Design TCAM_TOP, start of the top module:
module TCAM_TOP (
        input                   CLK
       ,input                   RESET
       ,input                   SEARCH
       ,input                   SETTING
       ,input   [DATA_BITS-1:0] KEY
       ,input   [IDWID-1:0]     SETTING_ID
       ,input   [MASKWID-1:0]   SETTING_MASKID
       ,input   [IDWID-1:0]     SETTING_PRIORITY
       ,output  [IDWID-1:0]     RULEID
       ,output                  SETTING_COMPLETE
       ,output                  SEARCH_COMPLETE
       ,output                  MISMATCH
       ,input                     DDR3_AVL_INIT
       ,input   [SDRAM_DATA-1:0]  DDR3_AVL_READDATA
       ,input                     DDR3_AVL_WAITREQUEST
       ,input                     DDR3_AVL_READDATAVALID
       ,output                    DDR3_AVL_READ
       ,output                    DDR3_AVL_WRITE
       ,output  [SDRAM_ADDR-1:0]  DDR3_AVL_ADDRESS
       ,output  [SDRAM_DATA-1:0]  DDR3_AVL_WRITEDATA
       ,output                    DDR3_AVL_BURSTCOUNT
       ,output                    DDR3_AVL_INITCOMPLETE
	);
For scale: about 3200 flip-flops, about 740 I/O pins, ~100000 µm² of cells after synthesis.
Settings: LEC_CHECK=0, CAP_MARGIN=35, CORE_MARGIN=2, CORE_UTILIZATION=72, CTS_CLUSTER_DIAMETER=204, CTS_CLUSTER_SIZE=16, SETUP_SLACK_MARGIN=0.93, SLEW_MARGIN=15; clock period 3.14 ns.
run.sh (not shown) runs the stock make flow with config.mk's settings and CLKGATE_MAP_FILE=.
The baseline produced a clean layout.
Next try:
Settings changed: CAP_MARGIN 35 to 20, CORE_UTILIZATION 72 to 67, CTS_CLUSTER_SIZE 16 to unset, SETUP_SLACK_MARGIN 0.93 to unset, SLEW_MARGIN 15 to 20.
Clock period 3.14 ns to 6.75 ns, I/O delays scaled along.
After rerunning: The changed run passed the timing, DRC and antenna checks; clock-buffer cell count went up by 85; worst setup slack is better by 1.7 ns; clock power went down by 36%; via count went down by about 0.9%; routed wire length hardly moves; synthesized area is unchanged; register-to-register slack is better by 3.1 ns.
Next try:
Settings changed: CORE_UTILIZATION 67 to 70, CTS_CLUSTER_DIAMETER 204 to unset, SETUP_SLACK_MARGIN set to 0.72.
Clock period 6.75 ns to 3.12 ns, I/O delays scaled along.
What happened:
- wire length is higher by 3.7%
- first-iteration DRC count falls by about 5%
- via count went up by about 2.7%
- cell area rose by 1.1%
- register-to-register slack got worse by 3.1 ns
- total power went up by 120%
- area after synthesis stays the same
Next try:
Settings changed: CORE_UTILIZATION 70 to 72, CTS_CLUSTER_SIZE set to 17, SETUP_SLACK_MARGIN 0.72 to 0.91.
Result:
- global-route usage grows by 1.4 points
- count of clock-buffer cells in the layout shrinks by 16
- fmax grows by 3.4%
- wire length grows by 2.4%
- worst setup slack gains 0.077 ns
- via count grows by 0.65%
- utilization grows by 2.0 points
- cell area shrinks by 0.53%
- synthesized area is unchanged
- non-clock buffer count shrinks by 48
- combinational power shrinks by about 3%
Next try:
Settings changed: CTS_CLUSTER_DIAMETER set to 358, CTS_CLUSTER_SIZE 17 to 11, SETUP_SLACK_MARGIN 0.91 to 0.92, SLEW_MARGIN 20 to 40.
The new run finished with timing, DRC and antenna clean. Non-clock buffer count stays the same. Power fell slightly. Clock power is lower by a few percent. Critical path depth is unchanged. Utilization decreases by 0.43 points. Sequential cell count is unchanged.

---

Starting RTL as in the previous note.
Settings: LEC_CHECK=0, CAP_MARGIN=20, CORE_MARGIN=2, CORE_UTILIZATION=72, CTS_CLUSTER_SIZE=70, PLACE_DENSITY_LB_ADDON=0.0, SETUP_SLACK_MARGIN=1.42, SLEW_MARGIN=20; clock period 5.35 ns.
The first run produced a clean layout.
Next try:
Settings changed: CTS_CLUSTER_DIAMETER from default to 119, CTS_CLUSTER_SIZE 70 to 10, SETUP_SLACK_MARGIN 1.42 to 0.89, TNS_END_PERCENT from default to 5.
Clock period 5.35 ns to 3.12 ns, I/O delays scaled along.
The changed run completed and failed the layout checks on antenna rules.
Hold slack degrades by 190 ps.
First-iteration DRC count goes down by 2.9%.
Non-clock buffer count goes up by 63.
Synthesized cell count stays the same.
Synthesized area is unchanged.
Critical path depth goes down by 2.
Count of clock-buffer cells in the layout goes up by 181.
Setup slack degrades by 830 ps.
Next try:
Settings changed: TNS_END_PERCENT 5 to default.
- The changed run ran to the end with violations: antenna rules
- non-clock buffer count climbs by 18
- clock power barely changes
- routed wire length climbs by about 0.6%
- clock-buffer cell count does not change
- sequential share of layout area stays flat
- cell area hardly moves
- utilization hardly moves
- fmax climbs by about 4.7%
- combinational power is about the same
- area after synthesis stays the same
- via count climbs by about 0.4%

---

job 1444:
TCAM_TOP again, from the RTL that the note above started with.
clock: 4.66 ns
lec_check: 0
abc_area: 0
cap_margin: 20
cell_pad_in_sites_detail_placement: 2
core_margin: 10
core_utilization: 65
cts_cluster_diameter: 307
cts_cluster_size: 48
gpl_routability_driven: 0
gpl_timing_driven: 0
max_routing_layer: met5
min_routing_layer: met2
place_density: 0.49
setup_slack_margin: 0.1
slew_margin: 20
What ended job 1444 was a tool error in detailed placement; the run never finished.
The inputs of job 5780 differ from those of job 1444 as listed below.
# job 1444
export LEC_CHECK = 0
export ABC_AREA = 0
export CAP_MARGIN = 20
export CELL_PAD_IN_SITES_DETAIL_PLACEMENT = 2
export CORE_MARGIN = 10
export CORE_UTILIZATION = 65
export CTS_CLUSTER_DIAMETER = 307
export CTS_CLUSTER_SIZE = 48
export GPL_ROUTABILITY_DRIVEN = 0
export GPL_TIMING_DRIVEN = 0
export MAX_ROUTING_LAYER = met5
export MIN_ROUTING_LAYER = met2
export PLACE_DENSITY = 0.49
export SETUP_SLACK_MARGIN = 0.1
export SLEW_MARGIN = 20
create_clock -name core_clock -period 4.66 [get_ports {CLK}]
# job 5780
export LEC_CHECK = 0
export CAP_MARGIN = 20
export CORE_MARGIN = 2
export CORE_UTILIZATION = 38
export SLEW_MARGIN = 20
create_clock -name core_clock -period 14.1 [get_ports {CLK}]
--- outcome ---
Job 5780 completed every stage of the flow, and the final layout passed the timing, DRC and antenna checks. As far as count of pins on the block boundary is concerned, job 5780 and job 1444 perform about the same. The die size in job 5780 sits about 60% above the value recorded for job 1444. As of job 5780, height of the die had risen by more than a quarter compared to job 1444. Delta (job 5780 minus job 1444): die extent in x now sits higher; floorplan core density now sits lower.
## Diff of input files: job 108 against job 5780
# job 5780
export LEC_CHECK = 0
export CAP_MARGIN = 20
export CORE_MARGIN = 2
export CORE_UTILIZATION = 38
export SLEW_MARGIN = 20
create_clock -name core_clock -period 14.1 [get_ports {CLK}]
# job 108
export LEC_CHECK = 0
export CAP_MARGIN = 20
export CORE_MARGIN = 2
export CORE_UTILIZATION = 40
export SLEW_MARGIN = 20
create_clock -name core_clock -period 10.0 [get_ports {CLK}]
==> results <==
NOTE reported net switching power job 5780->job 108 increased by more than a quarter. Compared with job 5780, job 108 has less setup slack. On cell area reported after detailed placement, job 108 tracks job 5780 almost exactly. Job 5780 has a higher cell count than job 108. Relative to job 5780, the non-clock buffer total of the final layout measured on job 108 has decreased slightly. Power in job 108 is 41% higher than in job 5780. Diff job 108..job 5780 | relative contribution of the clock network to total power | negligible.
--- input diff job 108..job 8499 ---
# job 108
export LEC_CHECK = 0
export CAP_MARGIN = 20
export CORE_MARGIN = 2
export CORE_UTILIZATION = 40
export SLEW_MARGIN = 20
create_clock -name core_clock -period 10.0 [get_ports {CLK}]
# job 8499
export LEC_CHECK = 0
export ABC_AREA = 0
export CAP_MARGIN = 20
export CORE_ASPECT_RATIO = 0.53
export CORE_MARGIN = 9
export CORE_UTILIZATION = 40
export CTS_CLUSTER_SIZE = 58
export MAX_ROUTING_LAYER = met4
export MIN_ROUTING_LAYER = met2
export SLEW_MARGIN = 10
create_clock -name core_clock -period 10.0 [get_ports {CLK}]
Compared with job 108, in job 8499 count of mapped cells out of synthesis saw little to no change, fraction of area in registers saw an increase, final weighted congestion in routability-driven placement saw an increase, count of clock-buffer cells in the layout saw a decrease. For job 108 and job 8499, there was not a single run that failed to finish clean. Between job 108 and job 8499, the difference in multi-input logic area is negligible.
For job 8556, these inputs were changed with respect to job 8499:
# job 8499
export LEC_CHECK = 0
export ABC_AREA = 0
export CAP_MARGIN = 20
export CORE_ASPECT_RATIO = 0.53
export CORE_MARGIN = 9
export CORE_UTILIZATION = 40
export CTS_CLUSTER_SIZE = 58
export MAX_ROUTING_LAYER = met4
export MIN_ROUTING_LAYER = met2
export SLEW_MARGIN = 10
create_clock -name core_clock -period 10.0 [get_ports {CLK}]
# job 8556
export LEC_CHECK = 0
export ABC_AREA = 0
export CAP_MARGIN = 20
export CORE_MARGIN = 2
export CORE_UTILIZATION = 70
export GPL_ROUTABILITY_DRIVEN = 1
export MAX_ROUTING_LAYER = met4
export SETUP_SLACK_MARGIN = 0.61
export SLEW_MARGIN = 20
create_clock -name core_clock -period 3.12 [get_ports {CLK}]
--- outcome ---
Job 8556 finished all stages; the layout is clean.
When the final numbers for job 8499 and job 8556 were put side by side, the area fraction of clock buffers and clock inverters turned out to be smaller in job 8499.
Job 8499 vs job 8556, launch point of the worst path: RESET vs SDRAM_CONTROLLER_INST.AVM_M0_WRITEDATA[88]
Changes observed in job 8556 relative to job 8499: part of the cycle the worst path needs now larger; post-detailed-route wirelength per cell increased by about 2.2% relative to the old numbers.
Compared to job 8499, job 8556 shows a narrower setup margin.
Taking job 8499 as the reference, in job 8556 power went up by 220%; reg-to-reg setup timing slack went down by 5.95 ns; clock power went up by 220%; total half-perimeter wirelength after legalization and detailed placement went down by 10%; placed instance count went down by 1362.

---

Setup of delta:
TCAM_TOP again, from the RTL that the note above started with.
==> flow/config.mk <==
export PLATFORM = sky130hd
export DESIGN_NAME = TCAM_TOP
export DESIGN_NICKNAME = TCAM_TOP
export VERILOG_FILES = /design/flow/design.v
export SDC_FILE = /design/flow/constraint.sdc
export NUM_CORES = 4
export LEC_CHECK = 0
export ABC_AREA = 0
export CAP_MARGIN = 20
export CORE_MARGIN = 2
export CORE_UTILIZATION = 72
export CTS_CLUSTER_DIAMETER = 337
export CTS_CLUSTER_SIZE = 21
export GPL_ROUTABILITY_DRIVEN = 1
export HOLD_SLACK_MARGIN = 0.29
export MAX_ROUTING_LAYER = met4
export PLACE_DENSITY_LB_ADDON = 0.05
export SETUP_SLACK_MARGIN = 0.93
export SLEW_MARGIN = 20
==> flow/constraint.sdc <==
create_clock -name core_clock -period 3.12 [get_ports {CLK}]
set_input_delay 0.6240 -clock core_clock [delete_from_list [all_inputs] [get_ports {CLK}]]
set_output_delay 0.6240 -clock core_clock [all_outputs]
set_load 0.01 [all_outputs]
delta ended with every stage complete and zero timing, DRC or antenna violations.
diff inputs: delta => lagoon
==> flow/config.mk <==
export PLATFORM = sky130hd
export DESIGN_NAME = TCAM_TOP
export DESIGN_NICKNAME = TCAM_TOP
export VERILOG_FILES = /design/flow/design.v
export SDC_FILE = /design/flow/constraint.sdc
export NUM_CORES = 4
export LEC_CHECK = 0
export CAP_MARGIN = 20
export CORE_MARGIN = 2
export CORE_UTILIZATION = 72
export CTS_CLUSTER_SIZE = 17
export SETUP_SLACK_MARGIN = 0.93
export SLEW_MARGIN = 20
Notes after the runs:
- The final layout from lagoon, which completed every stage, passed the timing, DRC and antenna checks at the end of the flow.
- Comparing depth of the worst hold-timing path for delta and lagoon, the smaller number came from delta.
- The lower worst hold margin of delta and lagoon is in lagoon.
- Higher flip-flop and latch share of the layout cell area was reported by delta, not lagoon.
- On peak supply drop, the lower figure sits with delta, not lagoon.
- Delta(length of the first detailed-routing pass in iterations, lagoon - delta) < 0
- delta → lagoon: setup slack climbed 92 ps, internal power summed over all cells climbed about 20%, post-synth design cell area barely changed, worst slew slack as a fraction of its limit climbed 1.4 points, overall power consumption climbed 19%.
Input changes introduced in umber (baseline for comparison: lagoon):
-- flow/config.mk --
<<< lagoon, line 7
export LEC_CHECK = 0
export CAP_MARGIN = 20
>>> umber, line 7
export LEC_CHECK = 0
export ABC_AREA = 1
export CAP_MARGIN = 20
<<< lagoon, line 10
export CORE_UTILIZATION = 72
export CTS_CLUSTER_SIZE = 17
export SETUP_SLACK_MARGIN = 0.93
export SLEW_MARGIN = 20
>>> umber, line 11
export CORE_UTILIZATION = 72
export CTS_CLUSTER_DIAMETER = 119
export CTS_CLUSTER_SIZE = 10
export SETUP_SLACK_MARGIN = 0.89
export SLEW_MARGIN = 20
Findings:
- umber -> lagoon: count of H-tree levels built during CTS flat
- In umber the area inside the core boundary turned out 1700 um^2 lower than in lagoon.
- From lagoon to umber the numbers moved as follows: met2 routing resource usage after global routing picked up an extra 5.0 points; register fraction of the total cell area picked up an extra 0.92 points; area of all placed cells without fillers lost about 1.4%; number of remaining DRC errors neither gained nor lost much.
- For lagoon, the dominant kind of combinational cell was multiplexers, unlike umber, where it was simple AND/OR/NAND/NOR gates.
- Sort lagoon and umber by final-layout non-clock buffer area share desc -> top: lagoon
--- input diff umber..violet ---
-- flow/config.mk --
<<< umber, line 7
export LEC_CHECK = 0
export ABC_AREA = 1
export CAP_MARGIN = 20
>>> violet, line 7
export LEC_CHECK = 0
export CAP_MARGIN = 20
<<< umber, line 13
export CTS_CLUSTER_SIZE = 10
export SETUP_SLACK_MARGIN = 0.89
export SLEW_MARGIN = 20
>>> violet, line 12
export CTS_CLUSTER_SIZE = 10
export PLACE_DENSITY_LB_ADDON = 0.0
export SETUP_SLACK_MARGIN = 0.89
export SLEW_MARGIN = 40
### Flow results
- Comparing umber and violet, the higher number of cells in the design after placement is on umber.
- Summary across umber and violet: the single failing run is violet.
- | violet | all stages done | FAIL | antenna rules |
- [compare] base=umber new=violet: mux share of post-synthesis cell area +14 points; final cell count without fillers -about 16%; detailed-route vias per instance +about 0.4%; endpoint arrival time on the critical path -20 ps; post-layout instance area +2.0%.
- violet: register-to-register slack is 80 ps lower than what umber reported.
- Measured against each other, umber and violet differ in setup slack, the higher figure coming from violet.
- Diff umber -> violet | initial antenna violation count | decrease of 7

---

the previous run:
TCAM_TOP again, from the RTL that the note above started with.
Settings: LEC_CHECK=0, CAP_MARGIN=20, CORE_MARGIN=2, CORE_UTILIZATION=70, CTS_CLUSTER_DIAMETER=204, SETUP_SLACK_MARGIN=0.86, SLEW_MARGIN=20; clock period 3.33 ns.
The previous run reached the final stage; the timing, DRC and antenna checks on its layout passed.
Input changes introduced in the current run (baseline for comparison: the previous run):
-- flow/config.mk --
<<< the previous run, line 8
export CAP_MARGIN = 20
export CORE_MARGIN = 2
export CORE_UTILIZATION = 70
export CTS_CLUSTER_DIAMETER = 204
export SETUP_SLACK_MARGIN = 0.86
export SLEW_MARGIN = 20
>>> the current run, line 8
export CAP_MARGIN = 20
export CORE_MARGIN = 2
export CORE_UTILIZATION = 40
export SLEW_MARGIN = 20
==> flow/constraint.sdc <==
create_clock -name core_clock -period 9.09 [get_ports {CLK}]
set_input_delay 1.8180 -clock core_clock [delete_from_list [all_inputs] [get_ports {CLK}]]
set_output_delay 1.8180 -clock core_clock [all_outputs]
set_load 0.01 [all_outputs]
==> results <==
Re worst-case clock buffer depth: no difference whatsoever between the previous run and the current run. Diff the previous run -> the current run: latest clock arrival within the worst-skew pair picked up an extra 0.07 ns; longest individual stage delay on the worst path picked up an extra 0.24 ns. The current run vs the previous run: non-clock buffer instance count of the final layout down. Instance count on the critical path came out higher on the current run than on the previous run. Min share of the core filled by cells before placement across the previous run and the current run: the current run.

---

Starting RTL as in the previous note.
clock: 4.8 ns
lec_check: 0
abc_area: 1
cap_margin: 20
cell_pad_in_sites_detail_placement: 1
core_margin: 10
core_utilization: 62
cts_cluster_size: 93
max_routing_layer: met4
min_routing_layer: met1
place_density_lb_addon: 0.11
setup_slack_margin: -0.25
slew_margin: 25
The first run did not get past 5_1_grt with ODB-0269.
==> next run, changes <==
- CELL_PAD_IN_SITES_DETAIL_PLACEMENT: 1 -> unset
- CORE_UTILIZATION: 62 -> 65
- CTS_CLUSTER_SIZE: 93 -> unset
- GPL_ROUTABILITY_DRIVEN: unset -> 1
- MIN_ROUTING_LAYER: met1 -> unset
- PLACE_DENSITY_LB_ADDON: 0.11 -> unset
- SETUP_SLACK_MARGIN: -0.25 -> 0.1
- SLEW_MARGIN: 25 -> 20
- clock period: 4.8 -> 3.49 ns (I/O delays scaled with it)
What happened:
- Now the flow ran to the end with no violations
- synthesized cell count is unchanged
- die size drops by 4.4%
- synthesized area stays the same
==> next run, changes <==
- CELL_PAD_IN_SITES_DETAIL_PLACEMENT: unset -> 2
- CTS_CLUSTER_DIAMETER: unset -> 307
- CTS_CLUSTER_SIZE: unset -> 48
- MAX_ROUTING_LAYER: met4 -> met5
- PLACE_DENSITY_LB_ADDON: unset -> 0.24
- clock period: 3.49 -> 4.66 ns (I/O delays scaled with it)
Effect:
- Now the flow died in 3_5_place_dp (DPL-0033)
- area after synthesis is unchanged
- die size stays the same
- synthesized cell count is unchanged
==> next run, changes <==
- ABC_AREA: 1 -> unset
- CELL_PAD_IN_SITES_DETAIL_PLACEMENT: 2 -> unset
- CORE_MARGIN: 10 -> 2
- CORE_UTILIZATION: 65 -> 27
- CTS_CLUSTER_DIAMETER: 307 -> unset
- CTS_CLUSTER_SIZE: 48 -> unset
- GPL_ROUTABILITY_DRIVEN: 1 -> unset
- MAX_ROUTING_LAYER: met5 -> unset
- PLACE_DENSITY_LB_ADDON: 0.24 -> unset
- SETUP_SLACK_MARGIN: 0.1 -> unset
- clock period: 4.66 -> 13.1 ns (I/O delays scaled with it)
What happened:
- With this change the flow completed with no timing, DRC or antenna violations
- synthesized area rises slightly
- die size rises by well over a third
- synthesized cell count falls by about a fifth
No activity file was given, so power comes from the tool's default toggle rates.
